==> inputs of violet <==
// Viterbi
module Viterbi(Dx, Rx, oen, rxrdy, clock, seqrdy,reset
    );
output Dx;
output oen;
output rxrdy;
input [1:0] Rx;
input seqrdy;
input reset;
input clock;
wire[3:0] A0_out;
wire[3:0] A1_out;
wire[3:0] A2_out;
wire[3:0] A3_out;
wire[3:0] A4_out;
wire[3:0] A5_out;
wire[3:0] A6_out;
wire[3:0] A7_out;
 wire [3:0] acs0_pm_out;
 wire [3:0] acs1_pm_out;
 wire [3:0] acs2_pm_out;
 wire [3:0] acs3_pm_out;
 wire [3:0] acs4_pm_out;
 wire [3:0] acs5_pm_out;   
 wire [3:0] acs6_pm_out;   
 wire [3:0] acs7_pm_out;
wire acs0_label;
wire acs1_label;
wire acs2_label;
wire acs3_label;
wire acs4_label;
wire acs5_label;
wire acs6_label;
wire acs7_label;
wire len;
wire aen;
wire [3:0] min_metric;
assign rxrdy = len;
wire [1:0] HD1;	wire [1:0] HD9;
wire [1:0] HD2;	wire [1:0] HD10;
wire [1:0] HD3;   wire [1:0] HD11;
wire [1:0] HD4;	wire [1:0] HD12;
wire [1:0] HD5;	wire [1:0] HD13;
wire [1:0] HD6;	wire [1:0] HD14;
wire [1:0] HD7;	wire [1:0] HD15;
wire [1:0] HD8;	wire [1:0] HD16;
BMU U1(.HD1(HD1), .HD2(HD2), .HD3(HD3), .HD4(HD4), .HD5(HD5), .HD6(HD6), .HD7(HD7), .HD8(HD8), .HD9(HD9), .HD10(HD10), .HD11(HD11), .HD12(HD12), .HD13(HD13), .HD14(HD14), .HD15(HD15), .HD16(HD16), .Rx(Rx), .len(len & seqrdy), .clock(clock), .reset(reset)
);
  ...
clock: 8.0 ns
lec_check: 0
abc_area: 0
cap_margin: 20
core_margin: 8
core_utilization: 40
cts_cluster_size: 42
gpl_timing_driven: 0
hold_slack_margin: 0.25
min_routing_layer: met2
place_density_lb_addon: 0.27
slew_margin: 25
run.sh (not shown) runs the stock make flow with config.mk's settings and CLKGATE_MAP_FILE=.
==> cedar: changes against violet <==
Settings changed: ABC_AREA 0 to 1, CORE_MARGIN 8 to 2, CORE_UTILIZATION 40 to 70, CTS_CLUSTER_SIZE 42 to unset, GPL_TIMING_DRIVEN 0 to unset, HOLD_SLACK_MARGIN 0.25 to unset, MIN_ROUTING_LAYER met2 to unset, SLEW_MARGIN 25 to 20.
==> flow/constraint.sdc (replaced) <==
create_clock -name core_clock -period 7.79 [get_ports {clock}]
set_input_delay 1.5580 -clock core_clock [delete_from_list [all_inputs] [get_ports {clock}]]
set_output_delay 1.5580 -clock core_clock [all_outputs]
set_load 0.01 [all_outputs]
==> qor summary <==
Post_cts resized: cedar 0; violet 199
Tcrit/Tclk final: cedar 95.5%; violet 101%
Slowest Stage Delay on Critical Path: cedar 0.49 ns; violet 0.64 ns
Area post-placement: cedar 16,300 um^2; violet 17,500 um^2
Number of buffers added for setup after CTS: cedar 0; violet 68
Setup TNS after final layout: cedar 0 ns; violet -0.341 ns
Post-synthesis share of cell area spent on xor and xnor gates: cedar 1.46%; violet 3.48%
HP Start: cedar U3.next_state[6]; violet U3.A7[1]
Count of plain and timing-repair buffers: cedar 26; violet 216
Total number of warnings across the stage logs: cedar 36; violet 33
Fmax: cedar 134 MHz; violet 124 MHz
Vertical extent of the die: cedar 155 um; violet 219 um
Status: cedar complete, no violations; violet failed layout checks
Reasons for failing layout checks: cedar -; violet setup timing
Reg-to-reg slack, setup: cedar 0.35 ns; violet -0.07 ns
Post-DP HPWL: cedar 28,300 um; violet 36,400 um
Fraction of area in registers: cedar 35.7%; violet 29.2%
Sequential element share of the synthesized area: cedar 38.6%; violet 37.3%
Dpl cells: cedar 2,273; violet 2,191
Count of fill cells added during filler insertion: cedar 1,636; violet 3,534
Reg2reg start: cedar U3.write_ptr[0]; violet U2.DUT2.sumb[0]
